$ cat design/flow/run.sh
#!/bin/bash
# the make line also repeats each setting of config.mk as NAME=value (left out here)
make -C /OpenROAD-flow-scripts/flow DESIGN_CONFIG=/design/flow/config.mk WORK_HOME=/design/flow/orfs CLKGATE_MAP_FILE= finish
$ cat design/flow/constraint.sdc
create_clock -name core_clock -period 7.07 [get_ports {clk}]
set_input_delay 1.4140 -clock core_clock [delete_from_list [all_inputs] [get_ports {clk}]]
set_output_delay 1.4140 -clock core_clock [all_outputs]
set_load 0.01 [all_outputs]
$ cat design/flow/config.mk
export PLATFORM = sky130hd
export DESIGN_NAME = Test1
export DESIGN_NICKNAME = Test1
export VERILOG_FILES = /design/flow/design.v
export SDC_FILE = /design/flow/constraint.sdc
export NUM_CORES = 4
export LEC_CHECK = 0
export CAP_MARGIN = 20
export CORE_MARGIN = 2
export CORE_UTILIZATION = 61
export SETUP_SLACK_MARGIN = 1.77
export SLEW_MARGIN = 20
$ cat design/flow/design.v
`timescale 1ns / 1ps
module Module_of_number
#(   
    parameter W_IN = 26,
    parameter W_OUT = 27
) (
    input  wire [W_IN -1:0 ] Input_a,
    input  wire [W_IN -1:0 ] Input_b,
    output wire [W_OUT-1:0 ] Output
);
wire  sign_a ;
wire  sign_b ;    
reg   [W_IN-1:0] module_a; 
reg   [W_IN-1:0] module_b;
assign  sign_a = Input_a[W_IN-1];
assign  sign_b = Input_b[W_IN-1];
always @* begin : async_proc
    case (sign_a)
        1'b0 : module_a =  Input_a;
        1'b1 : module_a = -Input_a;
    endcase
    case (sign_b)
        1'b0 : module_b =  Input_b;
        1'b1 : module_b = -Input_b;
    endcase
end
assign Output  = module_a + module_b;
endmodule
`timescale 1ns / 1ps
module EMA_Module
#(   
    parameter BWIDTH = 13,
    parameter DWIDTH = 27,
    parameter OUTWIDTH = 48   
) (
    input  wire clk,
    input  wire rst,
    input  wire [BWIDTH-1:0     ] Filter_Coefficient,
    input  wire [DWIDTH-1:0     ] Port_Data,
    input  wire                   Valid,
    output wire                   Valid_out_ema,
    output wire [OUTWIDTH-1:0   ] Filter_Out
);
reg        [DWIDTH-1:0]   Data;
reg        [BWIDTH-1:0]   Coeff_2;
reg        [BWIDTH-1:0]   Coeff_1;
reg signed [DWIDTH-1:0]   Pread; 
reg signed [OUTWIDTH-1:0] accum;
reg signed [OUTWIDTH-1:0] c;
reg Valid_1,Valid_2,Valid_3;
wire signed [DWIDTH+6:0] accum_shift ;
wire signed [DWIDTH-1:0] accum_raunding ;
assign accum_shift    = accum[OUTWIDTH-1:14   ];  
assign accum_raunding = accum_shift[DWIDTH-1:0];  
always @(posedge clk) begin
  if (rst) begin
    Data    <= 0;
    Coeff_1 <= 0;
    Coeff_2 <= 0;
    Pread   <= 0;
    accum   <= 0;
    c       <= 0;
    Valid_1 <= 1'b0;
    Valid_2 <= 1'b0;
    Valid_3 <= 1'b0;
  end else begin
    Valid_1 <= Valid;
    if (Valid) begin
        Data    <= Port_Data;
    end
    Coeff_1 <= Filter_Coefficient;
    Valid_2 <= Valid_1;
    Pread   <= $signed({1'b0,Data})  - accum_raunding;  
    Coeff_2 <= Coeff_1;
    if (Valid_2) begin
        accum   <= $signed({{5{1'b0}},Coeff_2}) * Pread + c;
        Valid_3 <= Valid_2;
    end
    if (Valid_3) begin
        c     <= accum;
    end
  end
end
assign Filter_Out = accum;
assign Valid_out_ema  = Valid_2;
endmodule
`timescale 1ns / 1ps
module Error
#(   
    parameter BWIDTH = 13,
    parameter AWIDTH = 27,
    parameter DWIDTH = 8,
    parameter OUTWIDTH = 48   
) (
    input  wire clk,
    input  wire rst,
    input  wire [BWIDTH-1:0     ] Error_Coefficient,
    input  wire [AWIDTH-1:0     ] Port_Data_A,
    input  wire [DWIDTH-1:0     ] R_level,
    input  wire                   Valid,
    output wire                   Valid_out_error,
    output wire [OUTWIDTH-1:0   ] Error_Out
);
reg signed [AWIDTH-1:0]   Data;
reg        [BWIDTH-1:0]   Coeff_2;
reg        [BWIDTH-1:0]   Coeff_1;
reg signed [DWIDTH-1:0]   Pread;
reg        [DWIDTH-1:0]   R_trig; 
reg signed [OUTWIDTH-1:0] accum;
reg signed [OUTWIDTH-1:0] c;
reg Valid_1,Valid_2;
always @(posedge clk) begin
  if (rst) begin
	R_trig  <= 0;
	Valid_1 <= 1'b0;
	Coeff_1 <= 0;
	Data    <= 0;
	Pread   <= 0;
	Valid_2 <= 1'b0;
	Coeff_2 <= 0;
	accum   <= 0;
	c       <= 0;
  end else begin
	R_trig  <= R_level;
	Valid_1 <= Valid;
	Coeff_1 <= Error_Coefficient;
	Data    <= Port_Data_A;
    Pread   <= $signed({1'b0,R_trig})  - Data;
	Valid_2 <= Valid_1;
	Coeff_2 <= Coeff_1;
	if (Valid_2) begin
		accum <= $signed({{5{1'b0}},Coeff_2}) * Pread + c;
	end
	c <= accum;
  end
end
assign Valid_out_error = Valid_2;
assign Error_Out = accum;
endmodule
`timescale 1ns / 1ps
module Test1
    #(   
    parameter W_IN        = 16,
    parameter W_IN_MODULE = 26,
    parameter BWIDTH      = 18,
    parameter FILTERWIDTH = 13,
    parameter AWIDTH      = 30,
    parameter DWIDTH      = 27,
    parameter DFWIDTH     = 18,
    parameter RWIDTH      = 8,
    parameter RFWIDTH     = 6,
    parameter DSPWIDTH    = 48,
    parameter MULTWIDTH   = DWIDTH + W_IN ,
    parameter RZEROS      = DFWIDTH - RFWIDTH,
    parameter W_OUT       = 16
) (
    input  wire clk,
    input  wire rst,
    input  wire [W_IN -1:0  	] s_chans_dataI,
    input  wire [W_IN -1:0  	] s_chans_dataQ,
    input  wire              	  s_chans_valid,
    input  wire [FILTERWIDTH-1:0] Filter_Coefficient,
    input  wire [FILTERWIDTH-1:0] Error_Coefficient,
    input  wire [RWIDTH-1:0     ] R_level,
    output wire              	  Valid_Out,
    output wire [W_IN_MODULE-1:0] OutputI,
    output wire [W_IN_MODULE-1:0] OutputQ
);
wire        [W_IN_MODULE:0] Module_Out;  
wire signed [DSPWIDTH-1:0 ] EMA_Out ;    
wire signed [DWIDTH+6:0   ] EMA_Out_Shift;  
wire signed [DWIDTH-1:0   ] EMA_Out_Round;  
wire        [DWIDTH-1:0   ] R_with_zeros;
wire signed [DSPWIDTH-1:0 ] Error_Out ;
wire signed [DWIDTH+6:0   ] Error_Out_Shift;  
wire signed [DWIDTH-1:0   ] Error_Out_Round;  
wire valid_connection,valid_error,valid_out_error;
reg   [0:0]  Valid_1,Valid_2;
reg  signed [W_IN-1:0       ] received_Qsignal;
reg  signed [W_IN-1:0       ] received_Isignal;
reg  signed [MULTWIDTH-1:0  ] first_Qmult;
reg  signed [MULTWIDTH-1:0  ] first_Imult;
wire signed [W_IN_MODULE-1:0] first_Qmult_round ;
wire signed [W_IN_MODULE-1:0] first_Imult_round ;
wire signed [W_IN-1:0       ] Satureted_real;
wire signed [W_IN-1:0       ] Satureted_imag;
reg  signed [W_IN_MODULE-1:0] Q_out_reg;
reg  signed [W_IN_MODULE-1:0] I_out_reg;
    assign Valid_Out  = valid_out_error;
    assign OutputQ    = Q_out_reg;
    assign OutputI    = I_out_reg;
always @(posedge clk) begin
  if (rst) begin
    received_Isignal <= 0;
    received_Qsignal <= 0;
    first_Imult      <= 0;
    first_Qmult      <= 0;
    Valid_1          <= 1'b0;
    Valid_2          <= 1'b0;
    I_out_reg        <= 0;
    Q_out_reg        <= 0;
  end else begin
    if(s_chans_valid) begin
        received_Isignal <= s_chans_dataI;  
        received_Qsignal <= s_chans_dataQ;  
    end
    first_Imult <= received_Isignal * Error_Out_Round;  
    first_Qmult <= received_Qsignal * Error_Out_Round;  
    Valid_1     <= s_chans_valid;
    Valid_2     <= Valid_1;
    if (Valid_Out)begin
        I_out_reg     <= first_Imult_round;  
        Q_out_reg     <= first_Qmult_round;  
    end
  end
 end
assign EMA_Out_Shift = EMA_Out[DSPWIDTH-1:14];  
assign EMA_Out_Round = EMA_Out_Shift[DWIDTH-1:0];  
assign R_with_zeros = {R_level,{RZEROS{1'b0}}};
assign Error_Out_Shift = Error_Out[DSPWIDTH-1:10];  
assign Error_Out_Round = Error_Out_Shift[DWIDTH-1:0];  
assign first_Imult_round = first_Imult[MULTWIDTH-1:17];  
assign first_Qmult_round = first_Qmult[MULTWIDTH-1:17];  
    Module_of_number #(
        .W_IN(W_IN_MODULE),  
        .W_OUT(W_IN_MODULE+1)  
    ) inst_Module_of_number (
        .Input_a   (first_Imult_round),
        .Input_b   (first_Qmult_round),
        .Output    (Module_Out)
    );
    EMA_Module #(
        .BWIDTH(FILTERWIDTH),  
        .DWIDTH(DWIDTH),  
        .OUTWIDTH(DSPWIDTH) 
    ) inst_EMA_Module (
        .clk  (clk),
        .rst  (rst),
        .Filter_Coefficient (Filter_Coefficient),
        .Port_Data (Module_Out) ,
        .Valid (Valid_2),
        .Valid_out_ema (valid_error),
        .Filter_Out (EMA_Out)
    );
    Error #(
        .BWIDTH(FILTERWIDTH),
        .AWIDTH(DWIDTH),
        .DWIDTH(DWIDTH),
        .OUTWIDTH(DSPWIDTH)
    ) inst_Error (
        .clk               (clk),
        .rst               (rst),
        .Error_Coefficient (Error_Coefficient),
        .Port_Data_A       (EMA_Out_Round),
        .R_level           (R_with_zeros),
        .Valid             (valid_error),
        .Valid_out_error   (valid_out_error),
        .Error_Out         (Error_Out)
    );
endmodule
==> impl_metrics.ini, run 1 <==
; flow metrics
[die]
core_util_floorplan_pct = 61.2
top_level_ports = 122
floorplan.die.height_um = 353
rows = 128
chip_area_mm2 = 0.125
core_area_mm2 = 0.121
die_x_um = 353

[setup_path]
critical-path-top-delay-family = adder cells
worstRegToRegCells = 36
regToRegSetupSlack_ns = -0.88
critical_path.startpoint = inst_Error.Pread[7]$_SDFF_PP0_
cp.buffers_inverters = 10
cp-start-kind = flop
worstSetupPathType = reg -> reg
crit_required_ns = 7.65
worst_r2r_startpoint = inst_Error.Pread[7]$_SDFF_PP0_
worstPathArrival_ns = 8.53
timing.critical_path.depth = 36
worst_path_largest_cell_delay_ns = 0.55
slowest_stage = fa_1
cp_common_cell = fa_1
cp_max_fo = 4
crit_path_end_kind = flop
critical_path.endpoint = inst_Error.accum[32]$_SDFFE_PP0P_
rr_endpoint = inst_Error.accum[32]$_SDFFE_PP0P_

[clock_tree]
cts_root_buf = clkbuf_16
ctsHtreeMaxLevel = 2
sinks_on_clock_net = 467
clock_latency_ns = 0.71
cts_max_path_buffers = 3
cts.reportedPaths.clkPinSlew_ns = 0.06
numCtsBuffers = 56
cts_tree = yes
post_cts_hold_buffer_count = 0

[power_and_ir_drop]
p_sw_share_pct = 39.2
ir_worst_vdd_v = 0.000173
power.sequential.total_uw = 2980
comb_power_share_pct = 48.1
power_top_consumer = combinational cells
switching_power_uw = 4600
power_per_cell_area_mw_per_mm2 = 133
power.share.sequential_pct = 25.4
p_clk_share_pct = 26.5
power.clock.total_uw = 3120
total_leakage_power_uw = 0.0410
comb_cell_power_uw = 5640
cell_internal_pwr_uw = 7140

[global_route]
grt_pass1_vias = 61461
grt.overflow.total = 0
grt_use_total_pct = 33.5
grt_antenna_before_repair = 4
pin_count_of_the_biggest_net_entering_global_routing = 136
first_pass_grt_wire_length_um = 328000

[min_path]
min_from = inst_EMA_Module.Coeff_1[8]$_SDFF_PP0_
hold_class = reg -> reg
whs_path_depth = 1
whs_endpoint = inst_EMA_Module.Coeff_2[8]$_SDFF_PP0_

[timing]
timing.final.hold_violations = 0
layout_setup_ws_ns = -0.877
slew-limit-headroom_pct = 30.0
number_of_failing_setup_endpoints_in_the_final_timing_report = 42
worst-slew-pin-transition_ns = 1.05
fin_tns_setup_ns = -19.08
rsz0062_at_grt = yes
layout_min_cycle_time_ns = 7.95
timing.final.max_slew_violations = 0
finalCritPeriodShare_pct = 112
timing.clock.skew_ns = 0.0391
f_max_mhz = 126

[route]
drc = 0
avgRoutedWirePerCell_um = 19.3
detailedRoute.firstIterationViolations = 3539
postRouteAntennaNets = 0
vias = 57076
detailedRoute.firstPassIterationCount = 5
via_per_inst = 5.39
postRouteWirelength_um = 205000

[run_status]
violations = setup timing
status = complete, but fails checks

[placement]
dpl-instance-area_mm2 = 0.0829
dp.final_hpwl_um = 164000
portBuffers = 121
place.gp.congestion = 0.918

[cells_and_area]
syn2layout_area_growth_pct = 19.0
layout.filler_cells = 9381
postLayoutCellArea_mm2 = 0.0885
final_net_count = 10970

[yosys]
synthMostInstantiatedCell = inv_1
synthXorXnorAreaFrac_pct = 3.92
yosys.area_share.simple_pct = 16.3
yosysTopAreaCellShare_pct = 39.2
fp_nets = 10312
main_kind_of_combinational_logic_by_area = adder cells
yosys.stat.seqShare_pct = 12.6
asyncSetResetFlopFracSynth_pct = 0
enable_flop_cells = 0
synth.area.top_cells = fa_1 39%, dfxtp_1 13%, ha_1 8.9%, inv_1 8.4%, and2_1 5.3%
ys_top_cells_by_count = 1660 x inv_1, 1455 x fa_1, 1019 x nand2_1, 624 x and2_1, 530 x ha_1
cells_yosys = 8258
syn_area_mm2 = 0.0743
synth_cell_types = 85
synth_area_per_cell_um2 = 9.00
ys.flops = 467
synth.mux.area_fraction_pct = 2.57
yosys.area_share.adder_pct = 48.1
post_synth_ao_oa_area_fraction_pct = 6.24
synth.yosys.warnings = 4
syn_inst = 8258
synth_area_leader_cell = fa_1
total_cell_area_reported_by_yosys_after_synthesis_mm2 = 0.0743
postSynth.topFlopCell = dfxtp_1

[job]
openroad_warning_count = 47
number_of_maximum_capacitance_violations = 0
==> layer usage <==
metal / part of all wire, % / wire (µm) / track usage, % / vias up
met4: 4.2 / 8540 / 12.2 / 0
li1: - / - / - / 26117
met3: 6.2 / 12700 / 4.26 / 417
met2: 49 / 101000 / 57.8 / 1649
met5: 0 / 0 / 0 / -
met1: 40 / 82400 / 43.4 / 28893
==> per-stage QoR <==
step / utilization, % / hold slack, ns / total power, µW / worst slack, ns / instances
3_5_place_dp: 68.3 / 0.421 / 8220 / -0.950 / 10339
4_1_cts: 71.6 / 0.434 / 11600 / -0.791 / 10518
3_3_place_gp: 68.3 / 0.419 / 8140 / -0.868 / 10339
5_1_grt: 72.9 / 0.447 / 12500 / -1.21 / 10584
2_1_floorplan: - / 0.414 / 6190 / -0.601 / 8258
6_report: 72.9 / 0.428 / 11700 / -0.877 / 10586
==> final cells by class <==
class	count	area (µm²)	share of cell area, %
Inverter	1660	6230	7.04
Multi-Input combinational cell	5750	59800	67.5
Clock inverter	25	317	0.358
Antenna cell	2	5.00	0.00566
Timing Repair Buffer	981	9070	10.3
Clock buffer	76	1590	1.79
Sequential cell	467	9480	10.7
Tap cell	1625	2030	2.30
==> what timing repair did <==
item,4_1_cts,5_1_grt
cloned,4,3
setup buffers,74,63
pin swaps,224,178
resized,337,241
setup endpoints to repair,116,117
==> run 2: changes to the inputs <==
- CORE_UTILIZATION: 61 -> 8
- SETUP_SLACK_MARGIN: 1.77 -> unset
- clock period: 7.07 -> 15.0 ns (I/O delays scaled with it)
==> impl_metrics.ini, run 2 <==
; flow metrics
[global_route]
grt_pass1_vias = 58979
grt_use_total_pct = 4.94
grt.overflow.total = 0
pin_count_of_the_biggest_net_entering_global_routing = 213
grt_antenna_before_repair = 17
first_pass_grt_wire_length_um = 360000

[clock_tree]
cts.reportedPaths.clkPinSlew_ns = 0.06
post_cts_buffers = 0
ctsHtreeMaxLevel = 2
count_of_instances_resized_after_the_clock_tree_is_built = 0
post_cts_hold_buffer_count = 0
cts_tree = yes
clock_latency_ns = 0.68
sinks_on_clock_net = 467
numCtsBuffers = 55
cts_max_path_buffers = 3
cts_root_buf = clkbuf_16

[yosys]
postSynth.topFlopCell = dfxtp_1
yosys.area_share.adder_pct = 48.1
syn_inst = 8258
enable_flop_cells = 0
synthMostInstantiatedCell = inv_1
yosysTopAreaCellShare_pct = 39.2
fp_nets = 10312
total_cell_area_reported_by_yosys_after_synthesis_mm2 = 0.0743
ys.flops = 467
cells_yosys = 8258
ys_top_cells_by_count = 1660 x inv_1, 1455 x fa_1, 1019 x nand2_1, 624 x and2_1, 530 x ha_1
syn_area_mm2 = 0.0743
synth.yosys.warnings = 4
post_synth_ao_oa_area_fraction_pct = 6.24
synth.mux.area_fraction_pct = 2.57
main_kind_of_combinational_logic_by_area = adder cells
asyncSetResetFlopFracSynth_pct = 0
yosys.area_share.simple_pct = 16.3
synth_area_per_cell_um2 = 9.00
synth_cell_types = 85
synthXorXnorAreaFrac_pct = 3.92
synth.area.top_cells = fa_1 39%, dfxtp_1 13%, ha_1 8.9%, inv_1 8.4%, and2_1 5.3%
synth_area_leader_cell = fa_1
yosys.stat.seqShare_pct = 12.6

[timing]
layout_setup_ws_ns = 5.87
holdWs_ns = 0.434
rsz0062_at_grt = no
finalCritPeriodShare_pct = 60.8
timing.clock.skew_ns = 0.0343
worst-slew-pin-transition_ns = 1.17
timing.final.max_slew_violations = 0
timing.final.hold_violations = 0
f_max_mhz = 110
slew-limit-headroom_pct = 21.6
layout_min_cycle_time_ns = 9.13
number_of_failing_setup_endpoints_in_the_final_timing_report = 0
fin_tns_setup_ns = 0

[cells_and_area]
layout.filler_cells = 107147
syn2layout_area_growth_pct = 23.9
final_net_count = 10194
layout.area.seq_mm2 = 0.00937
layout.cells.non_filler = 20491
area.combinational_mm2 = 0.0573

[placement]
place.gp.congestion = 0.837
dp.final_hpwl_um = 189000
portBuffers = 121
dpl_worst_slack_ns = 6.01
post-place-cells = 20365

[setup_path]
worst_path_largest_cell_delay_ns = 0.60
critical_path.endpoint = inst_Error.accum[35]$_SDFFE_PP0P_
cp-start-kind = flop
crit_required_ns = 15.56
regToRegSetupSlack_ns = 5.87
worstPathArrival_ns = 9.68
rr_endpoint = inst_Error.accum[35]$_SDFFE_PP0P_
slowest_stage = dfxtp_1
worst_r2r_startpoint = inst_Error.Coeff_2[2]$_SDFF_PP0_
worstRegToRegCells = 34
crit_path_end_kind = flop
cp.buffers_inverters = 6
cp_max_fo = 27
critical_path.startpoint = inst_Error.Coeff_2[2]$_SDFF_PP0_
timing.critical_path.depth = 34
critical-path-top-delay-family = adder cells
worstSetupPathType = reg -> reg

[route]
avgRoutedWirePerCell_um = 11.4
detailedRoute.firstIterationViolations = 3473
detailedRoute.firstPassIterationCount = 6
postRouteAntennaNets = 0
drc = 0
postRouteWirelength_um = 234000
vias = 54348
via_per_inst = 2.65

[power_and_ir_drop]
design_power_total_uw = 4870
p_clk_share_pct = 29.2
power.clock.total_uw = 1420
power.sequential.total_uw = 1500
ir_worst_vdd_v = 0.0000953
p_sw_share_pct = 40.7
power_per_cell_area_mw_per_mm2 = 52.9
switching_power_uw = 1980
cell_internal_pwr_uw = 2890
power_top_consumer = combinational cells
power.share.sequential_pct = 30.7
comb_power_share_pct = 40.1
comb_cell_power_uw = 1950
total_leakage_power_uw = 0.0362

[die]
top_level_ports = 122
rows = 354
die_x_um = 968
core_area_mm2 = 0.927
floorplan.die.height_um = 968
core_util_floorplan_pct = 8.02
chip_area_mm2 = 0.937

[min_path]
hold_class = reg -> reg
whs_endpoint = inst_EMA_Module.Valid_2$_SDFF_PP0_
min_from = inst_EMA_Module.Valid_1$_SDFF_PP0_
whs_path_depth = 1

[run_status]
status = no timing/DRC/antenna violations

[job]
openroad_warning_count = 36
number_of_maximum_capacitance_violations = 0
## run 2: cell type report
class	instances	share of cell area (%)
Timing Repair Buffer	206	2.02
Sequential cell	467	10.2
Inverter	1660	6.77
Clock inverter	28	0.363
Clock buffer	75	1.68
Tap cell	12282	16.7
Antenna cell	23	0.0625
Multi-Input combinational cell	5750	62.2
## run 2: metrics by stage
step | instance area (µm²) | utilization [%]
final | 92100 | 9.93
after CTS | 92000 | 9.92
after floorplan | 74300 | -
after detailed placement | 90200 | 9.72
after global routing | 92100 | 9.93
after global placement | 90200 | 9.72
## run 2: routing by layer
layer | GRT usage, % | share of wire, % | routed length (µm) | up-vias
met4 | 1.81 | 3.8 | 8950 | 4
li1 | - | - | - | 24610
met2 | 8.57 | 48 | 113000 | 1733
met1 | 6.10 | 41 | 96300 | 27630
met3 | 0.860 | 6.7 | 15700 | 371
met5 | 0 | 0.012 | 29 | -
==> run 3: changes to the inputs <==
- ABC_AREA: unset -> 1
- CAP_MARGIN: 20 -> 0
- CORE_UTILIZATION: 8 -> 72
- CTS_CLUSTER_DIAMETER: unset -> 286
- CTS_CLUSTER_SIZE: unset -> 95
- HOLD_SLACK_MARGIN: unset -> -0.04
- PLACE_DENSITY: unset -> 0.36
- SETUP_SLACK_MARGIN: unset -> -0.52
- TNS_END_PERCENT: unset -> 10
- clock period: 15.0 -> 5.28 ns (I/O delays scaled with it)
==> impl_metrics.ini, run 3 <==
; generated from flow reports
[die]
top_level_ports = 122
core_area_mm2 = 0.112
rows = 123
die_x_um = 340
floorplan.die.height_um = 340
core_util_floorplan_pct = 72.4
chip_area_mm2 = 0.116

[run_status]
toolErrorMsg = [ERROR GRT-0116] Global routing finished with congestion. Check the congestion regions in the DRC Viewer.
last-stage-reached = 5_1_grt
status = aborted with a tool error

[yosys]
yosys.stat.seqShare_pct = 11.5
synth.mux.area_fraction_pct = 0
yosys.area_share.adder_pct = 44.0
ys.flops = 467
fp_nets = 13059
total_cell_area_reported_by_yosys_after_synthesis_mm2 = 0.0813
syn_inst = 11005
synth_cell_types = 74
synth_area_leader_cell = fa_1
synth_area_per_cell_um2 = 7.39
asyncSetResetFlopFracSynth_pct = 0
enable_flop_cells = 0
main_kind_of_combinational_logic_by_area = adder cells
synthXorXnorAreaFrac_pct = 2.00
synth.yosys.warnings = 4
postSynth.topFlopCell = dfxtp_1
cells_yosys = 11005
ys_top_cells_by_count = 2954 x inv_1, 2499 x nand2_1, 1455 x fa_1, 839 x nor2_1, 530 x ha_1
post_synth_ao_oa_area_fraction_pct = 8.41
yosysTopAreaCellShare_pct = 35.8
synth.area.top_cells = fa_1 36%, inv_1 14%, nand2_1 12%, dfxtp_1 12%, ha_1 8.2%
syn_area_mm2 = 0.0813
yosys.area_share.simple_pct = 18.5
synthMostInstantiatedCell = inv_1

[clock_tree]
cts_max_path_buffers = 3
cts_root_buf = clkbuf_16
ctsHtreeMaxLevel = 1
sinks_on_clock_net = 467
numCtsBuffers = 9
post_cts_hold_buffer_count = 0

[placement]
post-place-cells = 13483
portBuffers = 121
place.gp.congestion = 1.04
dpl_worst_slack_ns = -2.16
dp.final_hpwl_um = 233000
dpl-instance-area_mm2 = 0.0940

[global_route]
grt.overflow.total = 16
grt_use_total_pct = 64.7
==> run 3: per-layer routing <==
| layer | global-route usage (%) | GRT overflow |
|---|---|---|
| met5 | 19.5 | 0 |
| met4 | 63.9 | 10 |
| met3 | 42.3 | 4 |
| met2 | 87.4 | 2 |
| met1 | 64.2 | 0 |
==> run 3: timing repair <==
| item | in CTS |
|---|---|
| resized | 658 |
| buffers inserted | 99 |
| setup endpoints to repair | 110 |
| pin swaps | 272 |
| gates cloned | 1 |
==> run 3: through the flow <==
step / setup TNS, ns / hold WS, ns / total power, µW
2_1_floorplan: -58.62 / 0.388 / 8230
3_3_place_gp: -127.17 / 0.389 / 11600
3_5_place_dp: -141.86 / 0.394 / 11900
4_1_cts: -123.73 / 0.421 / 14300
==> run 4: changes to the inputs <==
- CAP_MARGIN: 0 -> 20
- CTS_CLUSTER_DIAMETER: 286 -> unset
- CTS_CLUSTER_SIZE: 95 -> unset
- HOLD_SLACK_MARGIN: -0.04 -> unset
- PLACE_DENSITY: 0.36 -> 0.65
- SETUP_SLACK_MARGIN: -0.52 -> -0.2
- TNS_END_PERCENT: 10 -> unset
- clock period: 5.28 -> 6.67 ns (I/O delays scaled with it)
==> impl_metrics.ini, run 4 <==
; generated from flow reports
[placement]
dp.final_hpwl_um = 230000
portBuffers = 121
dpl_worst_slack_ns = -1.00
place.gp.congestion = 1.05
post-place-cells = 13094

[yosys]
asyncSetResetFlopFracSynth_pct = 0
synth.area.top_cells = fa_1 36%, inv_1 14%, nand2_1 12%, dfxtp_1 12%, ha_1 8.2%
cells_yosys = 11005
post_synth_ao_oa_area_fraction_pct = 8.41
synth.mux.area_fraction_pct = 0
ys.flops = 467
synth_area_leader_cell = fa_1
total_cell_area_reported_by_yosys_after_synthesis_mm2 = 0.0813
yosys.area_share.simple_pct = 18.5
yosysTopAreaCellShare_pct = 35.8
synthXorXnorAreaFrac_pct = 2.00
synth_cell_types = 74
syn_area_mm2 = 0.0813
enable_flop_cells = 0
synth.yosys.warnings = 4
synthMostInstantiatedCell = inv_1
yosys.stat.seqShare_pct = 11.5
postSynth.topFlopCell = dfxtp_1
yosys.area_share.adder_pct = 44.0
main_kind_of_combinational_logic_by_area = adder cells
syn_inst = 11005
ys_top_cells_by_count = 2954 x inv_1, 2499 x nand2_1, 1455 x fa_1, 839 x nor2_1, 530 x ha_1
synth_area_per_cell_um2 = 7.39
fp_nets = 13059

[global_route]
grt.overflow.total = 138
grt_use_total_pct = 67.2

[die]
top_level_ports = 122
rows = 123
core_util_floorplan_pct = 72.4
die_x_um = 340
floorplan.die.height_um = 340
chip_area_mm2 = 0.116
core_area_mm2 = 0.112

[run_status]
last-stage-reached = 5_1_grt
status = aborted with a tool error
toolErrorMsg = [ERROR GRT-0116] Global routing finished with congestion. Check the congestion regions in the DRC Viewer.

[clock_tree]
sinks_on_clock_net = 467
numCtsBuffers = 56
post_cts_hold_buffer_count = 0
ctsHtreeMaxLevel = 2
cts_root_buf = clkbuf_16
cts_max_path_buffers = 3
==> run 4: routing by layer <==
layer / overflow / GRT usage, %
met1: 4 / 68.0
met2: 71 / 89.0
met3: 3 / 44.8
met4: 60 / 65.3
met5: 0 / 22.2
==> run 4: through the flow <==
step / total power [µW] / cell area [µm²] / util, % / hold slack, ns
after floorplan: 6430 / 81300 / - / 0.388
after global placement: 9070 / 90200 / 80.4 / 0.389
after detailed placement: 9330 / 90200 / 80.4 / 0.395
after CTS: 13700 / 96200 / 85.8 / 0.401
==> run 4: repair_timing <==
item | 4_1_cts
endpoints found under the hold margin | 0
endpoints found under the setup margin | 49
pin swaps | 247
gates cloned | 6
gates resized | 769
buffers inserted | 96
==> run 5: changes to the inputs <==
- ABC_AREA: 1 -> unset
- CELL_PAD_IN_SITES_DETAIL_PLACEMENT: unset -> 2
- CORE_UTILIZATION: 72 -> 40
- CTS_CLUSTER_DIAMETER: unset -> 42
- CTS_CLUSTER_SIZE: unset -> 12
- GPL_ROUTABILITY_DRIVEN: unset -> 0
- GPL_TIMING_DRIVEN: unset -> 0
- MAX_ROUTING_LAYER: unset -> met4
- PLACE_DENSITY: 0.65 -> unset
- PLACE_DENSITY_LB_ADDON: unset -> 0.17
- SETUP_SLACK_MARGIN: -0.2 -> unset
- TNS_END_PERCENT: unset -> 65
- clock period: 6.67 -> 12.1 ns (I/O delays scaled with it)
==> impl_metrics.ini, run 5 <==
; flow metrics
[yosys]
cells_yosys = 8258
synthXorXnorAreaFrac_pct = 3.92
yosys.area_share.adder_pct = 48.1
synthMostInstantiatedCell = inv_1
postSynth.topFlopCell = dfxtp_1
synth.yosys.warnings = 4
main_kind_of_combinational_logic_by_area = adder cells
yosys.stat.seqShare_pct = 12.6
synth_cell_types = 85
enable_flop_cells = 0
synth.area.top_cells = fa_1 39%, dfxtp_1 13%, ha_1 8.9%, inv_1 8.4%, and2_1 5.3%
yosys.area_share.simple_pct = 16.3
syn_inst = 8258
post_synth_ao_oa_area_fraction_pct = 6.24
synth.mux.area_fraction_pct = 2.57
ys_top_cells_by_count = 1660 x inv_1, 1455 x fa_1, 1019 x nand2_1, 624 x and2_1, 530 x ha_1
synth_area_per_cell_um2 = 9.00
ys.flops = 467
yosysTopAreaCellShare_pct = 39.2
total_cell_area_reported_by_yosys_after_synthesis_mm2 = 0.0743
asyncSetResetFlopFracSynth_pct = 0
fp_nets = 10312
synth_area_leader_cell = fa_1
syn_area_mm2 = 0.0743

[power_and_ir_drop]
comb_power_share_pct = 42.6
total_leakage_power_uw = 0.0368
power_top_consumer = combinational cells
power.share.sequential_pct = 23.1
p_clk_share_pct = 34.3
switching_power_uw = 3440
power.clock.total_uw = 2590
power_per_cell_area_mw_per_mm2 = 92.6
p_sw_share_pct = 45.4
cell_internal_pwr_uw = 4130
comb_cell_power_uw = 3230
ir_worst_vdd_v = 0.000135
power.sequential.total_uw = 1750

[cells_and_area]
layout.filler_cells = 20208
syn2layout_area_growth_pct = 9.88
layout.cells.non_filler = 11042
area.combinational_mm2 = 0.0573
final_net_count = 10517
layout.area.seq_mm2 = 0.00935

[clock_tree]
ctsHtreeMaxLevel = 3
cts_root_buf = clkbuf_16
count_of_instances_resized_after_the_clock_tree_is_built = 0
post_cts_hold_buffer_count = 0
cts.reportedPaths.clkPinSlew_ns = 0.06
cts_max_path_buffers = 3
sinks_on_clock_net = 467
post_cts_buffers = 0
clock_latency_ns = 0.79
numCtsBuffers = 83
cts_tree = yes

[run_status]
status = no timing/DRC/antenna violations

[timing]
finalCritPeriodShare_pct = 92.9
worst-slew-pin-transition_ns = 1.32
layout_setup_ws_ns = 0.863
timing.final.hold_violations = 0
timing.clock.skew_ns = 0.0617
timing.final.max_slew_violations = 0
layout_min_cycle_time_ns = 11.24
number_of_failing_setup_endpoints_in_the_final_timing_report = 0
fin_tns_setup_ns = 0
slew-limit-headroom_pct = 11.7
f_max_mhz = 89.0
holdWs_ns = 0.441
rsz0062_at_grt = no

[setup_path]
worst_r2r_startpoint = inst_Error.Coeff_2[8]$_SDFF_PP0_
cp.buffers_inverters = 5
cp_max_fo = 10
worstPathArrival_ns = 11.84
rr_endpoint = inst_Error.accum[36]$_SDFFE_PP0P_
slowest_stage = a211oi_1
worstSetupPathType = reg -> reg
critical-path-top-delay-family = adder cells
timing.critical_path.depth = 33
critical_path.startpoint = inst_Error.Coeff_2[8]$_SDFF_PP0_
critical_path.endpoint = inst_Error.accum[36]$_SDFFE_PP0P_
crit_path_end_kind = flop
crit_required_ns = 12.71
cp_common_cell = fa_1
cp-start-kind = flop
worstRegToRegCells = 33
regToRegSetupSlack_ns = 0.86
worst_path_largest_cell_delay_ns = 0.90

[global_route]
first_pass_grt_wire_length_um = 524000
grt_antenna_before_repair = 29
grt.overflow.total = 0
grt_pass1_vias = 77428
grt_use_total_pct = 38.6
pin_count_of_the_biggest_net_entering_global_routing = 16

[die]
chip_area_mm2 = 0.189
floorplan.die.height_um = 435
top_level_ports = 122
core_area_mm2 = 0.185
rows = 158
die_x_um = 435
core_util_floorplan_pct = 40.2

[placement]
dp.final_hpwl_um = 263000
dpl_worst_slack_ns = 1.53
post-place-cells = 10858
portBuffers = 119

[route]
detailedRoute.firstPassIterationCount = 5
avgRoutedWirePerCell_um = 32.3
vias = 63562
drc = 0
postRouteWirelength_um = 357000
via_per_inst = 5.76
detailedRoute.firstIterationViolations = 4423
postRouteAntennaNets = 0

[min_path]
whs_path_depth = 1
whs_endpoint = inst_EMA_Module.Coeff_2[3]$_SDFF_PP0_
min_from = inst_EMA_Module.Coeff_1[3]$_SDFF_PP0_
hold_class = reg -> reg

[job]
number_of_maximum_capacitance_violations = 0
openroad_warning_count = 34
-- run 5: stage by stage --
step	instance area (µm²)	util (%)	power (µW)
after floorplan	74300	-	3550
after global placement	78600	42.5	4380
after detailed placement	78700	42.5	4640
after CTS	81600	44.1	7450
after global routing	81700	44.1	7810
final	81700	44.1	7570
-- run 5: final cells by class --
cell class	instances	area share, %
buffer	381	1.78
timing repair buffer	120	1.48
tap	2480	3.80
clock inverter	65	0.973
antenna	29	0.0888
sequential	467	11.4
inverter	1660	7.63
clock buffer	90	2.62
multi-input combinational	5750	70.2
-- run 5: metal layers --
metal	GRT usage (%)	share of wire [%]	vias up
li1	-	-	25265
met4	32.7	10	0
met3	8.12	6.7	1800
met1	38.7	34	33306
met5	-	0	-
met2	64.4	49	3191
==> run 6: changes to the inputs <==
- ABC_AREA: unset -> 1
- CELL_PAD_IN_SITES_DETAIL_PLACEMENT: 2 -> unset
- CORE_UTILIZATION: 40 -> 72
- CTS_CLUSTER_DIAMETER: 42 -> 360
- CTS_CLUSTER_SIZE: 12 -> 99
- GPL_ROUTABILITY_DRIVEN: 0 -> unset
- GPL_TIMING_DRIVEN: 0 -> unset
- MAX_ROUTING_LAYER: met4 -> unset
- PLACE_DENSITY_LB_ADDON: 0.17 -> 0.0
- SETUP_SLACK_MARGIN: unset -> 1.86
- TNS_END_PERCENT: 65 -> unset
- clock period: 12.1 -> 7.84 ns (I/O delays scaled with it)
==> impl_metrics.ini, run 6 <==
; generated from flow reports
[die]
core_util_floorplan_pct = 72.4
chip_area_mm2 = 0.116
rows = 123
top_level_ports = 122
floorplan.die.height_um = 340
core_area_mm2 = 0.112
die_x_um = 340

[yosys]
asyncSetResetFlopFracSynth_pct = 0
total_cell_area_reported_by_yosys_after_synthesis_mm2 = 0.0813
yosys.area_share.adder_pct = 44.0
synth.mux.area_fraction_pct = 0
synth_cell_types = 74
synthMostInstantiatedCell = inv_1
postSynth.topFlopCell = dfxtp_1
synth_area_per_cell_um2 = 7.39
syn_inst = 11005
cells_yosys = 11005
synthXorXnorAreaFrac_pct = 2.00
yosysTopAreaCellShare_pct = 35.8
ys.flops = 467
synth.yosys.warnings = 4
enable_flop_cells = 0
synth.area.top_cells = fa_1 36%, inv_1 14%, nand2_1 12%, dfxtp_1 12%, ha_1 8.2%
main_kind_of_combinational_logic_by_area = adder cells
ys_top_cells_by_count = 2954 x inv_1, 2499 x nand2_1, 1455 x fa_1, 839 x nor2_1, 530 x ha_1
synth_area_leader_cell = fa_1
fp_nets = 13059
yosys.stat.seqShare_pct = 11.5
post_synth_ao_oa_area_fraction_pct = 8.41
syn_area_mm2 = 0.0813
yosys.area_share.simple_pct = 18.5

[clock_tree]
ctsHtreeMaxLevel = 1
sinks_on_clock_net = 467
post_cts_hold_buffer_count = 0
cts_max_path_buffers = 3
numCtsBuffers = 8
cts_root_buf = clkbuf_16

[placement]
dp.final_hpwl_um = 227000
portBuffers = 121
place.gp.congestion = 1.08

[run_status]
status = aborted with a tool error
last-stage-reached = 5_1_grt
[run 6: stage by stage]
step           setup WS [ns]  cells  area, µm²
2_1_floorplan           1.43  11005      82500
3_3_place_gp           0.282  12396      85100
3_5_place_dp          0.0740  12396      85100
4_1_cts                0.907  12650      91300
[run 6: timing repair]
action                                  4_1_cts
pin swaps                                   303
gates resized                               966
endpoints found under the setup margin      112
gates cloned                                  5
hold endpoints to repair                      0
setup buffers                               238
==> run 7: changes to the inputs <==
- ABC_AREA: 1 -> unset
- CTS_CLUSTER_DIAMETER: 360 -> unset
- CTS_CLUSTER_SIZE: 99 -> unset
- PLACE_DENSITY_LB_ADDON: 0.0 -> 0.22
- SETUP_SLACK_MARGIN: 1.86 -> 0.92
- clock period: 7.84 -> 7.75 ns (I/O delays scaled with it)
==> impl_metrics.ini, run 7 <==
; flow metrics
[run_status]
status = complete, but fails checks
violations = setup timing

[yosys]
enable_flop_cells = 0
postSynth.topFlopCell = dfxtp_1
synth.mux.area_fraction_pct = 2.57
syn_inst = 8258
cells_yosys = 8258
post_synth_ao_oa_area_fraction_pct = 6.24
asyncSetResetFlopFracSynth_pct = 0
main_kind_of_combinational_logic_by_area = adder cells
yosys.stat.seqShare_pct = 12.6
synthMostInstantiatedCell = inv_1
yosys.area_share.adder_pct = 48.1
synth_area_leader_cell = fa_1
synth_cell_types = 85
ys.flops = 467
fp_nets = 10312
ys_top_cells_by_count = 1660 x inv_1, 1455 x fa_1, 1019 x nand2_1, 624 x and2_1, 530 x ha_1
synth.yosys.warnings = 4
synth.area.top_cells = fa_1 39%, dfxtp_1 13%, ha_1 8.9%, inv_1 8.4%, and2_1 5.3%
synthXorXnorAreaFrac_pct = 3.92
yosysTopAreaCellShare_pct = 39.2
total_cell_area_reported_by_yosys_after_synthesis_mm2 = 0.0743
synth_area_per_cell_um2 = 9.00
syn_area_mm2 = 0.0743
yosys.area_share.simple_pct = 16.3

[route]
via_per_inst = 5.94
drc = 0
vias = 59695
detailedRoute.firstPassIterationCount = 8
detailedRoute.firstIterationViolations = 5268
postRouteWirelength_um = 213000
postRouteAntennaNets = 0
avgRoutedWirePerCell_um = 21.2

[power_and_ir_drop]
power.clock.total_uw = 2990
total_leakage_power_uw = 0.0393
comb_power_share_pct = 45.7
switching_power_uw = 4270
ir_worst_vdd_v = 0.000202
p_sw_share_pct = 40.0
power_top_consumer = combinational cells
cell_internal_pwr_uw = 6400
comb_cell_power_uw = 4880
p_clk_share_pct = 28.0
power.sequential.total_uw = 2810
power_per_cell_area_mw_per_mm2 = 126
power.share.sequential_pct = 26.3

[min_path]
whs_endpoint = inst_EMA_Module.Coeff_2[1]$_SDFF_PP0_
whs_path_depth = 1
hold_class = reg -> reg
min_from = inst_EMA_Module.Coeff_1[1]$_SDFF_PP0_

[clock_tree]
cts_root_buf = clkbuf_16
ctsHtreeMaxLevel = 2
clock_latency_ns = 0.70
cts_tree = yes
sinks_on_clock_net = 467
cts_max_path_buffers = 3
cts.reportedPaths.clkPinSlew_ns = 0.06
post_cts_hold_buffer_count = 0
numCtsBuffers = 58

[setup_path]
cp-start-kind = flop
slowest_stage = fa_1
cp_max_fo = 12
worstPathArrival_ns = 8.80
critical_path.endpoint = inst_Error.accum[33]$_SDFFE_PP0P_
crit_path_end_kind = flop
worst_path_largest_cell_delay_ns = 0.53
worstRegToRegCells = 37
worstSetupPathType = reg -> reg
rr_endpoint = inst_Error.accum[33]$_SDFFE_PP0P_
crit_required_ns = 8.27
cp_common_cell = fa_1
cp.buffers_inverters = 6
regToRegSetupSlack_ns = -0.53
timing.critical_path.depth = 37
worst_r2r_startpoint = inst_Error.Coeff_2[2]$_SDFF_PP0_
critical-path-top-delay-family = adder cells
critical_path.startpoint = inst_Error.Coeff_2[2]$_SDFF_PP0_

[timing]
timing.final.hold_violations = 0
layout_min_cycle_time_ns = 8.28
slew-limit-headroom_pct = 31.3
timing.clock.skew_ns = 0.0378
f_max_mhz = 121
finalCritPeriodShare_pct = 107
holdWs_ns = 0.438
number_of_failing_setup_endpoints_in_the_final_timing_report = 30
layout_setup_ws_ns = -0.531
rsz0062_at_grt = yes
timing.final.max_slew_violations = 0
worst-slew-pin-transition_ns = 1.03

[cells_and_area]
syn2layout_area_growth_pct = 14.2
final_net_count = 10685
layout.filler_cells = 5747

[die]
die_x_um = 325
chip_area_mm2 = 0.106
rows = 117
top_level_ports = 122
core_util_floorplan_pct = 72.9
floorplan.die.height_um = 325
core_area_mm2 = 0.102

[global_route]
grt.overflow.total = 0
first_pass_grt_wire_length_um = 332000
grt_pass1_vias = 64234
grt_use_total_pct = 39.6
pin_count_of_the_biggest_net_entering_global_routing = 192
grt_antenna_before_repair = 7

[job]
openroad_warning_count = 45
number_of_maximum_capacitance_violations = 0

[placement]
dpl_worst_slack_ns = -0.261
portBuffers = 121
dp.final_hpwl_um = 157000
place.gp.congestion = 0.969
## run 7: timing repair
item	in CTS	in global routing
endpoints found under the setup margin	75	82
cloned	2	8
resized	277	222
pin swaps	128	154
endpoints found under the hold margin	0	0
setup buffers	55	61
## run 7: metrics by stage
stage / setup TNS, ns / area (µm²) / utilization (%) / total power [µW] / std cells
finish: -6.63 / 84900 / 83.2 / 10700 / 10053
global route: -14.92 / 84900 / 83.2 / 11200 / 10045
CTS: -0.747 / 83400 / 81.7 / 10300 / 9976
detailed placement: -1.44 / 79900 / 78.3 / 7120 / 9813
floorplan: 0 / 74800 / - / 5610 / 8258
global placement: -0.471 / 79900 / 78.3 / 6970 / 9813
## run 7: layout make-up
| cell class | instances | area (µm²) | area share, % |
|---|---|---|---|
| Multi-Input combinational cell | 5750 | 59000 | 69.5 |
| Sequential cell | 467 | 9500 | 11.2 |
| Timing Repair Buffer | 694 | 6420 | 7.56 |
| Inverter | 1660 | 6230 | 7.34 |
| Tap cell | 1368 | 1710 | 2.02 |
| Clock buffer | 78 | 1650 | 1.94 |
| Clock inverter | 28 | 408 | 0.480 |
| Antenna cell | 8 | 20.0 | 0.0236 |
## run 7: per-layer routing
| layer | vias to the layer above | wire [µm] | global-route usage [%] |
|---|---|---|---|
| met5 | - | 12 | 0 |
| met4 | 2 | 14300 | 20.5 |
| met3 | 999 | 21200 | 7.39 |
| met2 | 3459 | 101000 | 64.9 |
| met1 | 29672 | 76600 | 50.3 |
| li1 | 25563 | - | - |
==> run 8: changes to the inputs <==
- CELL_PAD_IN_SITES_DETAIL_PLACEMENT: unset -> 2
- CORE_UTILIZATION: 72 -> 40
- CTS_CLUSTER_DIAMETER: unset -> 42
- CTS_CLUSTER_SIZE: unset -> 33
- GPL_ROUTABILITY_DRIVEN: unset -> 1
- GPL_TIMING_DRIVEN: unset -> 0
- MAX_ROUTING_LAYER: unset -> met4
- PLACE_DENSITY_LB_ADDON: 0.22 -> 0.23
- SETUP_SLACK_MARGIN: 0.92 -> unset
- TNS_END_PERCENT: unset -> 65
- clock period: 7.75 -> 12.1 ns (I/O delays scaled with it)
==> impl_metrics.ini, run 8 <==
; generated from flow reports
[run_status]
status = aborted with a tool error
last-stage-reached = 5_1_grt

[yosys]
synth_area_per_cell_um2 = 9.00
yosys.area_share.simple_pct = 16.3
yosys.area_share.adder_pct = 48.1
yosysTopAreaCellShare_pct = 39.2
synth.mux.area_fraction_pct = 2.57
synthXorXnorAreaFrac_pct = 3.92
cells_yosys = 8258
enable_flop_cells = 0
syn_area_mm2 = 0.0743
asyncSetResetFlopFracSynth_pct = 0
ys_top_cells_by_count = 1660 x inv_1, 1455 x fa_1, 1019 x nand2_1, 624 x and2_1, 530 x ha_1
yosys.stat.seqShare_pct = 12.6
ys.flops = 467
main_kind_of_combinational_logic_by_area = adder cells
syn_inst = 8258
post_synth_ao_oa_area_fraction_pct = 6.24
synth.yosys.warnings = 4
synth_cell_types = 85
fp_nets = 10312
synthMostInstantiatedCell = inv_1
synth.area.top_cells = fa_1 39%, dfxtp_1 13%, ha_1 8.9%, inv_1 8.4%, and2_1 5.3%
postSynth.topFlopCell = dfxtp_1
total_cell_area_reported_by_yosys_after_synthesis_mm2 = 0.0743
synth_area_leader_cell = fa_1

[placement]
place.gp.congestion = 0.963
dp.final_hpwl_um = 285000
portBuffers = 119
dpl-instance-area_mm2 = 0.0787

[clock_tree]
ctsHtreeMaxLevel = 3
cts_root_buf = clkbuf_16
cts_max_path_buffers = 3
post_cts_hold_buffer_count = 0
sinks_on_clock_net = 467
count_of_instances_resized_after_the_clock_tree_is_built = 0
numCtsBuffers = 93
post_cts_buffers = 0

[die]
floorplan.die.height_um = 435
core_area_mm2 = 0.185
rows = 158
core_util_floorplan_pct = 40.2
die_x_um = 435
top_level_ports = 122
chip_area_mm2 = 0.189
==> run 8: through the flow <==
step | worst slack, ns | utilization, % | std cells
floorplan | 4.18 | - | 8258
CTS | 1.09 | 44.3 | 11033
detailed placement | 1.49 | 42.5 | 10860
global placement | 2.28 | 42.5 | 10857
==> run 9: changes to the inputs <==
- CELL_PAD_IN_SITES_DETAIL_PLACEMENT: 2 -> unset
- CTS_CLUSTER_DIAMETER: 42 -> unset
- CTS_CLUSTER_SIZE: 33 -> unset
- GPL_ROUTABILITY_DRIVEN: 1 -> unset
- GPL_TIMING_DRIVEN: 0 -> unset
- MAX_ROUTING_LAYER: met4 -> unset
- PLACE_DENSITY_LB_ADDON: 0.23 -> unset
- SETUP_SLACK_MARGIN: unset -> -0.3
- TNS_END_PERCENT: 65 -> unset
- clock period: 12.1 -> 9.42 ns (I/O delays scaled with it)
==> impl_metrics.ini, run 9 <==
; flow metrics
[die]
top_level_ports = 122
core_area_mm2 = 0.185
core_util_floorplan_pct = 40.2
rows = 158
die_x_um = 435
floorplan.die.height_um = 435
chip_area_mm2 = 0.189

[timing]
f_max_mhz = 110
timing.final.max_slew_violations = 0
slew-limit-headroom_pct = 23.6
worst-slew-pin-transition_ns = 1.14
layout_min_cycle_time_ns = 9.08
finalCritPeriodShare_pct = 96.4
timing.final.hold_violations = 0
number_of_failing_setup_endpoints_in_the_final_timing_report = 0
timing.clock.skew_ns = 0.0419

[power_and_ir_drop]
switching_power_uw = 3270
p_sw_share_pct = 39.2
cell_internal_pwr_uw = 5080
power.sequential.total_uw = 2400
ir_worst_vdd_v = 0.000119
p_clk_share_pct = 34.5
power_per_cell_area_mw_per_mm2 = 103
power.clock.total_uw = 2880
power_top_consumer = combinational cells
power.share.sequential_pct = 28.8
comb_cell_power_uw = 3060
comb_power_share_pct = 36.7
total_leakage_power_uw = 0.0367

[setup_path]
slowest_stage = dfxtp_1
regToRegSetupSlack_ns = 0.34
cp_common_cell = fa_1
critical_path.startpoint = inst_Error.Coeff_2[4]$_SDFF_PP0_
cp-start-kind = flop
crit_required_ns = 10.00
cp.buffers_inverters = 4
worst_path_largest_cell_delay_ns = 0.88
cp_max_fo = 27
rr_endpoint = inst_Error.accum[35]$_SDFFE_PP0P_
worstSetupPathType = reg -> reg
critical-path-top-delay-family = adder cells
crit_path_end_kind = flop
worstRegToRegCells = 33
worstPathArrival_ns = 9.66
timing.critical_path.depth = 33
worst_r2r_startpoint = inst_Error.Coeff_2[4]$_SDFF_PP0_
critical_path.endpoint = inst_Error.accum[35]$_SDFFE_PP0P_

[yosys]
cells_yosys = 8258
fp_nets = 10312
synth.area.top_cells = fa_1 39%, dfxtp_1 13%, ha_1 8.9%, inv_1 8.4%, and2_1 5.3%
yosys.area_share.simple_pct = 16.3
synthMostInstantiatedCell = inv_1
syn_area_mm2 = 0.0743
synthXorXnorAreaFrac_pct = 3.92
yosysTopAreaCellShare_pct = 39.2
yosys.area_share.adder_pct = 48.1
synth.mux.area_fraction_pct = 2.57
asyncSetResetFlopFracSynth_pct = 0
synth.yosys.warnings = 4
syn_inst = 8258
post_synth_ao_oa_area_fraction_pct = 6.24
synth_area_leader_cell = fa_1
main_kind_of_combinational_logic_by_area = adder cells
total_cell_area_reported_by_yosys_after_synthesis_mm2 = 0.0743
enable_flop_cells = 0
yosys.stat.seqShare_pct = 12.6
synth_area_per_cell_um2 = 9.00
ys.flops = 467
postSynth.topFlopCell = dfxtp_1
synth_cell_types = 85
ys_top_cells_by_count = 1660 x inv_1, 1455 x fa_1, 1019 x nand2_1, 624 x and2_1, 530 x ha_1

[min_path]
min_from = inst_EMA_Module.Coeff_1[0]$_SDFF_PP0_
whs_endpoint = inst_EMA_Module.Coeff_2[0]$_SDFF_PP0_
hold_class = reg -> reg
whs_path_depth = 1

[cells_and_area]
postLayoutCellArea_mm2 = 0.0806
final_net_count = 10238
layout.cells.non_filler = 10718
syn2layout_area_growth_pct = 8.47
layout.filler_cells = 18093

[clock_tree]
numCtsBuffers = 67
ctsHtreeMaxLevel = 3
sinks_on_clock_net = 467
count_of_instances_resized_after_the_clock_tree_is_built = 0
post_cts_hold_buffer_count = 0
cts.reportedPaths.clkPinSlew_ns = 0.06
cts_max_path_buffers = 3
post_cts_buffers = 0
clock_latency_ns = 0.72
cts_root_buf = clkbuf_16
cts_tree = yes

[global_route]
grt_antenna_before_repair = 5
grt_use_total_pct = 21.5
pin_count_of_the_biggest_net_entering_global_routing = 178
grt.overflow.total = 0
grt_pass1_vias = 57896
first_pass_grt_wire_length_um = 323000

[job]
number_of_maximum_capacitance_violations = 0
openroad_warning_count = 36

[placement]
dp.final_hpwl_um = 161000
portBuffers = 121
post-place-cells = 10595
dpl-instance-area_mm2 = 0.0781
place.gp.congestion = 0.905

[route]
detailedRoute.firstPassIterationCount = 6
via_per_inst = 4.97
avgRoutedWirePerCell_um = 18.5
detailedRoute.firstIterationViolations = 2893
postRouteAntennaNets = 0
postRouteWirelength_um = 199000
vias = 53286
drc = 0

[run_status]
status = no timing/DRC/antenna violations
==> run 9: area by class of cell <==
type,count,area [µm²],area share [%]
Multi-Input combinational cell,5750,57300,71.1
Clock buffer,84,1840,2.28
Tap cell,2480,3100,3.85
Antenna cell,2,5.00,0.00621
Inverter,1660,6230,7.73
Clock inverter,37,654,0.812
Timing Repair Buffer,238,2110,2.62
Sequential cell,467,9360,11.6
==> run 9: through the flow <==
step                      setup TNS, ns  power [µW]  setup WS, ns  hold slack (ns)  util, %
final                                 0        8350         0.337            0.429     43.6
after global routing             -0.698        8910        -0.223            0.452     43.6
after CTS                             0        8440         0.381            0.437     43.6
after detailed placement              0        5460         0.411            0.426     42.2
after global placement                0        5440         0.521            0.421     42.2
after floorplan                       0        4550          1.50            0.414        -
==> run 9: layer usage <==
layer,global-route usage [%],routed length [µm],up-vias
met1,27.6,83700,26930
li1,-,-,24664
met2,37.0,97100,1374
met4,7.75,7790,4
met3,2.91,10100,314
met5,0,17,-
==> run 10: changes to the inputs <==
- ABC_AREA: unset -> 1
- CORE_ASPECT_RATIO: unset -> 0.5
- CORE_UTILIZATION: 40 -> 72
- CTS_CLUSTER_DIAMETER: unset -> 364
- CTS_CLUSTER_SIZE: unset -> 98
- PLACE_DENSITY: unset -> 0.38
- SETUP_SLACK_MARGIN: -0.3 -> 1.04
- TNS_END_PERCENT: unset -> 5
- clock period: 9.42 -> 5.83 ns (I/O delays scaled with it)
==> impl_metrics.ini, run 10 <==
; generated from flow reports
[run_status]
status = aborted with a tool error
last-stage-reached = 5_1_grt
toolErrorMsg = [ERROR GRT-0232] Routing congestion too high. Check the congestion heatmap in the GUI.

[yosys]
synth_cell_types = 74
postSynth.topFlopCell = dfxtp_1
synth_area_per_cell_um2 = 7.39
syn_area_mm2 = 0.0813
synth.mux.area_fraction_pct = 0
synthXorXnorAreaFrac_pct = 2.00
yosys.area_share.simple_pct = 18.5
syn_inst = 11005
synth.yosys.warnings = 4
synth_area_leader_cell = fa_1
ys_top_cells_by_count = 2954 x inv_1, 2499 x nand2_1, 1455 x fa_1, 839 x nor2_1, 530 x ha_1
yosys.area_share.adder_pct = 44.0
total_cell_area_reported_by_yosys_after_synthesis_mm2 = 0.0813
cells_yosys = 11005
yosys.stat.seqShare_pct = 11.5
enable_flop_cells = 0
post_synth_ao_oa_area_fraction_pct = 8.41
main_kind_of_combinational_logic_by_area = adder cells
fp_nets = 13059
synthMostInstantiatedCell = inv_1
asyncSetResetFlopFracSynth_pct = 0
ys.flops = 467
synth.area.top_cells = fa_1 36%, inv_1 14%, nand2_1 12%, dfxtp_1 12%, ha_1 8.2%
yosysTopAreaCellShare_pct = 35.8

[placement]
dp.final_hpwl_um = 237000
place.gp.congestion = 1.07
dpl-instance-area_mm2 = 0.0937
portBuffers = 121
dpl_worst_slack_ns = -1.50
post-place-cells = 13458

[global_route]
grt_use_total_pct = 74.1
grt.overflow.total = 111

[clock_tree]
cts_root_buf = clkbuf_16
ctsHtreeMaxLevel = 1
cts_max_path_buffers = 3
sinks_on_clock_net = 467
post_cts_hold_buffer_count = 0
numCtsBuffers = 8

[die]
floorplan.die.height_um = 242
chip_area_mm2 = 0.116
top_level_ports = 122
core_util_floorplan_pct = 72.4
core_area_mm2 = 0.112
rows = 87
die_x_um = 479
[run 10: through the flow]
stage          total power, µW  hold slack, ns
2_1_floorplan             7460           0.388
3_3_place_gp             10700           0.387
3_5_place_dp             11000           0.392
4_1_cts                  13000           0.402
[run 10: metal layers]
| layer | GRT overflow | global-route usage [%] |
|---|---|---|
| met5 | 0 | 43.3 |
| met4 | 50 | 68.4 |
| met3 | 1 | 59.0 |
| met2 | 60 | 90.7 |
| met1 | 0 | 74.8 |
[run 10: repair_timing]
| item | 4_1_cts |
|---|---|
| pin swaps | 263 |
| hold endpoints to repair | 0 |
| gates resized | 643 |
| gates cloned | 4 |
| endpoints found under the setup margin | 120 |
| buffers inserted | 58 |
==> run 11: changes to the inputs <==
- ABC_AREA: 1 -> unset
- CTS_CLUSTER_DIAMETER: 364 -> unset
- CTS_CLUSTER_SIZE: 98 -> unset
- PLACE_DENSITY: 0.38 -> 0.65
- SETUP_SLACK_MARGIN: 1.04 -> 2.03
- TNS_END_PERCENT: 5 -> unset
- clock period: 5.83 -> 7.07 ns (I/O delays scaled with it)
==> impl_metrics.ini, run 11 <==
; flow metrics
[run_status]
status = complete, but fails checks
violations = setup timing

[setup_path]
critical_path.startpoint = inst_Error.Coeff_2[3]$_SDFF_PP0_
worstRegToRegCells = 37
worstSetupPathType = reg -> reg
cp_max_fo = 4
crit_required_ns = 7.59
critical-path-top-delay-family = adder cells
timing.critical_path.depth = 37
cp-start-kind = flop
critical_path.endpoint = inst_Error.accum[35]$_SDFFE_PP0P_
cp.buffers_inverters = 6
worst_path_largest_cell_delay_ns = 0.55
regToRegSetupSlack_ns = -1.06
worstPathArrival_ns = 8.65
cp_common_cell = fa_1
slowest_stage = fa_1
crit_path_end_kind = flop
worst_r2r_startpoint = inst_Error.Coeff_2[3]$_SDFF_PP0_
rr_endpoint = inst_Error.accum[35]$_SDFFE_PP0P_

[die]
die_x_um = 458
rows = 83
core_util_floorplan_pct = 72.5
chip_area_mm2 = 0.106
core_area_mm2 = 0.103
top_level_ports = 122
floorplan.die.height_um = 231

[cells_and_area]
syn2layout_area_growth_pct = 18.9
layout.cells.non_filler = 10330
final_net_count = 10988
layout.filler_cells = 5492

[global_route]
grt.met3_usage_pct = 8.92
pin_count_of_the_biggest_net_entering_global_routing = 169
global_route.usage.met2_pct = 62.7
grt_pass1_vias = 61433
first_pass_grt_wire_length_um = 329000
grt.overflow.total = 0
grt_antenna_before_repair = 12
grt_most_used_layer = met2
grt_use_total_pct = 39.6
groute.layer.met1.usage_pct = 53.3

[route]
postRouteWirelength_um = 215000
postRouteAntennaNets = 0
detailedRoute.firstPassIterationCount = 7
drc = 0
vias = 59554
detailedRoute.firstIterationViolations = 5475
avgRoutedWirePerCell_um = 20.8
via_per_inst = 5.77

[timing]
timing.final.max_slew_violations = 0
rsz0062_at_grt = yes
worst-slew-pin-transition_ns = 0.933
timing.final.hold_violations = 0
timing.clock.skew_ns = 0.0472
number_of_failing_setup_endpoints_in_the_final_timing_report = 44
layout_setup_ws_ns = -1.06
slew-limit-headroom_pct = 37.8
f_max_mhz = 123
holdWs_ns = 0.435
finalCritPeriodShare_pct = 115
layout_min_cycle_time_ns = 8.13

[placement]
post-place-cells = 10069
place.gp.congestion = 0.954
dp.final_hpwl_um = 157000
portBuffers = 121

[clock_tree]
cts_tree = yes
ctsHtreeMaxLevel = 2
sinks_on_clock_net = 467
cts.reportedPaths.clkPinSlew_ns = 0.08
clock_latency_ns = 0.66
cts_max_path_buffers = 3
numCtsBuffers = 46
cts_root_buf = clkbuf_16
post_cts_hold_buffer_count = 0

[power_and_ir_drop]
cell_internal_pwr_uw = 6950
total_leakage_power_uw = 0.0412
power_per_cell_area_mw_per_mm2 = 130
ir_worst_vdd_v = 0.000161
power_top_consumer = combinational cells
comb_power_share_pct = 49.7
power.share.sequential_pct = 26.1
switching_power_uw = 4540
power.clock.total_uw = 2790
p_sw_share_pct = 39.5
p_clk_share_pct = 24.3
design_power_total_uw = 11500
comb_cell_power_uw = 5710
power.sequential.total_uw = 3000

[min_path]
hold_class = reg -> reg
whs_endpoint = inst_EMA_Module.Coeff_2[1]$_SDFF_PP0_
min_from = inst_EMA_Module.Coeff_1[1]$_SDFF_PP0_
whs_path_depth = 1

[job]
openroad_warning_count = 47
number_of_maximum_capacitance_violations = 0

[yosys]
synth_cell_types = 85
synth_area_leader_cell = fa_1
synthXorXnorAreaFrac_pct = 3.92
fp_nets = 10312
synthMostInstantiatedCell = inv_1
cells_yosys = 8258
synth_area_per_cell_um2 = 9.00
ys.flops = 467
synth.mux.area_fraction_pct = 2.57
syn_inst = 8258
yosys.area_share.simple_pct = 16.3
asyncSetResetFlopFracSynth_pct = 0
synth.yosys.warnings = 4
syn_area_mm2 = 0.0743
total_cell_area_reported_by_yosys_after_synthesis_mm2 = 0.0743
post_synth_ao_oa_area_fraction_pct = 6.24
main_kind_of_combinational_logic_by_area = adder cells
enable_flop_cells = 0
yosysTopAreaCellShare_pct = 39.2
postSynth.topFlopCell = dfxtp_1
ys_top_cells_by_count = 1660 x inv_1, 1455 x fa_1, 1019 x nand2_1, 624 x and2_1, 530 x ha_1
yosys.area_share.adder_pct = 48.1
yosys.stat.seqShare_pct = 12.6
synth.area.top_cells = fa_1 39%, dfxtp_1 13%, ha_1 8.9%, inv_1 8.4%, and2_1 5.3%
==> run 11: final cells by class <==
type | count | area, µm² | share of cell area [%]
clock inverter | 24 | 318 | 0.360
tap | 1360 | 1700 | 1.93
sequential | 467 | 9550 | 10.8
multi-input combinational | 5750 | 59800 | 67.7
timing repair buffer | 1009 | 9380 | 10.6
clock buffer | 58 | 1320 | 1.49
antenna | 2 | 5.00 | 0.00566
inverter | 1660 | 6230 | 7.05
==> run 11: metrics by stage <==
stage	instance area [µm²]	TNS (ns)	setup WS [ns]	util, %
6_report	88400	-25.13	-1.06	86.2
5_1_grt	88400	-36.27	-1.35	86.2
4_1_cts	86000	-16.92	-0.847	83.9
3_5_place_dp	82400	-18.60	-0.903	80.3
3_3_place_gp	82400	-16.03	-0.836	80.3
2_1_floorplan	75700	-3.91	-0.601	-
==> run 11: what timing repair did <==
| action | in CTS | in global routing |
|---|---|---|
| endpoints found under the hold margin | 0 | 0 |
| endpoints found under the setup margin | 118 | 119 |
| resized | 361 | 305 |
| gates cloned | 7 | 10 |
| pin swaps | 208 | 302 |
| setup buffers | 68 | 92 |
==> run 11: layer usage <==
metal,vias up,part of all wire (%)
met3,840,11
li1,26165,-
met4,12,5.9
met5,-,0.038
met2,3167,45
met1,29370,38
==> run 12: changes to the inputs <==
- CORE_ASPECT_RATIO: 0.5 -> unset
- PLACE_DENSITY: 0.65 -> unset
- PLACE_DENSITY_LB_ADDON: unset -> 0.24
- SETUP_SLACK_MARGIN: 2.03 -> 0.88
- clock period: 7.07 -> 7.7 ns (I/O delays scaled with it)
==> impl_metrics.ini, run 12 <==
; flow metrics
[yosys]
yosys.area_share.simple_pct = 16.3
post_synth_ao_oa_area_fraction_pct = 6.24
synthMostInstantiatedCell = inv_1
fp_nets = 10312
synthXorXnorAreaFrac_pct = 3.92
asyncSetResetFlopFracSynth_pct = 0
syn_area_mm2 = 0.0743
ys_top_cells_by_count = 1660 x inv_1, 1455 x fa_1, 1019 x nand2_1, 624 x and2_1, 530 x ha_1
yosysTopAreaCellShare_pct = 39.2
cells_yosys = 8258
yosys.stat.seqShare_pct = 12.6
synth_cell_types = 85
synth.mux.area_fraction_pct = 2.57
syn_inst = 8258
total_cell_area_reported_by_yosys_after_synthesis_mm2 = 0.0743
postSynth.topFlopCell = dfxtp_1
synth.yosys.warnings = 4
main_kind_of_combinational_logic_by_area = adder cells
synth_area_per_cell_um2 = 9.00
yosys.area_share.adder_pct = 48.1
ys.flops = 467
synth_area_leader_cell = fa_1
enable_flop_cells = 0
synth.area.top_cells = fa_1 39%, dfxtp_1 13%, ha_1 8.9%, inv_1 8.4%, and2_1 5.3%

[die]
top_level_ports = 122
floorplan.die.height_um = 325
rows = 117
chip_area_mm2 = 0.106
core_util_floorplan_pct = 72.9
core_area_mm2 = 0.102
die_x_um = 325

[setup_path]
worstPathArrival_ns = 8.76
critical_path.startpoint = inst_Error.Pread[4]$_SDFF_PP0_
worst_path_largest_cell_delay_ns = 0.55
crit_path_end_kind = flop
worstRegToRegCells = 35
crit_required_ns = 8.26
slowest_stage = fa_1
cp_max_fo = 10
critical-path-top-delay-family = adder cells
cp-start-kind = flop
cp_common_cell = fa_1
worstSetupPathType = reg -> reg
timing.critical_path.depth = 35
rr_endpoint = inst_Error.accum[35]$_SDFFE_PP0P_
cp.buffers_inverters = 4
regToRegSetupSlack_ns = -0.50
worst_r2r_startpoint = inst_Error.Pread[4]$_SDFF_PP0_
critical_path.endpoint = inst_Error.accum[35]$_SDFFE_PP0P_

[power_and_ir_drop]
power_per_cell_area_mw_per_mm2 = 129
cell_internal_pwr_uw = 6580
power.sequential.total_uw = 2820
comb_power_share_pct = 45.9
total_leakage_power_uw = 0.0396
p_sw_share_pct = 40.2
power_top_consumer = combinational cells
ir_worst_vdd_v = 0.000244
power.share.sequential_pct = 25.6
comb_cell_power_uw = 5050
switching_power_uw = 4420
p_clk_share_pct = 28.5
power.clock.total_uw = 3140

[timing]
f_max_mhz = 122
worst-slew-pin-transition_ns = 1.20
timing.clock.skew_ns = 0.0498
layout_setup_ws_ns = -0.496
slew-limit-headroom_pct = 20.0
number_of_failing_setup_endpoints_in_the_final_timing_report = 33
timing.final.hold_violations = 0
rsz0062_at_grt = yes
holdWs_ns = 0.431
finalCritPeriodShare_pct = 106
fin_tns_setup_ns = -8.74
timing.final.max_slew_violations = 0
layout_min_cycle_time_ns = 8.20

[cells_and_area]
layout.filler_cells = 5463
final_core_util_pct = 83.8
syn2layout_area_growth_pct = 15.0
final_net_count = 10726
postLayoutCellArea_mm2 = 0.0855

[run_status]
violations = setup timing
status = complete, but fails checks

[global_route]
pin_count_of_the_biggest_net_entering_global_routing = 153
grt_use_total_pct = 39.7
grt.overflow.total = 0
grt_pass1_vias = 64221
grt_antenna_before_repair = 9
first_pass_grt_wire_length_um = 333000

[clock_tree]
cts.reportedPaths.clkPinSlew_ns = 0.07
ctsHtreeMaxLevel = 2
cts_root_buf = clkbuf_16
clock_latency_ns = 0.72
sinks_on_clock_net = 467
post_cts_hold_buffer_count = 0
numCtsBuffers = 57
cts_tree = yes
cts_max_path_buffers = 3

[min_path]
whs_path_depth = 1
hold_class = reg -> reg
min_from = inst_EMA_Module.Coeff_1[2]$_SDFF_PP0_
whs_endpoint = inst_EMA_Module.Coeff_2[2]$_SDFF_PP0_

[route]
via_per_inst = 6.00
drc = 0
postRouteAntennaNets = 0
vias = 60595
detailedRoute.firstPassIterationCount = 7
detailedRoute.firstIterationViolations = 5732
avgRoutedWirePerCell_um = 21.7
postRouteWirelength_um = 219000

[placement]
dpl_worst_slack_ns = -0.377
place.gp.congestion = 0.975
portBuffers = 121
dpl-instance-area_mm2 = 0.0799
dp.final_hpwl_um = 158000

[job]
openroad_warning_count = 46
number_of_maximum_capacitance_violations = 0
## run 12: repair_timing
| action | in CTS | in global routing |
|---|---|---|
| endpoints found under the setup margin | 77 | 79 |
| resized | 296 | 229 |
| pin swaps | 177 | 132 |
| cloned | 1 | 9 |
| setup buffers | 87 | 59 |
## run 12: stage by stage
stage | std cells | power [µW]
global route | 10087 | 11500
floorplan | 8258 | 5650
detailed placement | 9825 | 7180
global placement | 9825 | 7030
CTS | 10019 | 10500
finish | 10093 | 11000
## run 12: cell type report
| class | instances | area (µm²) | area share, % |
|---|---|---|---|
| well taps | 1368 | 1710 | 2.00 |
| clock buffers | 73 | 1600 | 1.87 |
| multi-input cells | 5750 | 59100 | 69.1 |
| flip-flops and latches | 467 | 9520 | 11.1 |
| diodes | 6 | 15.0 | 0.0176 |
| inverters | 1660 | 6230 | 7.29 |
| clock inverters | 33 | 564 | 0.660 |
| repair buffers | 736 | 6730 | 7.88 |
## run 12: metal layers
metal	global-route usage [%]	wire (µm)
met1	50.2	76400
met2	65.1	103000
met3	7.93	23000
met4	20.9	16600
met5	0	67
Power is estimated from default activity; no workload was simulated.
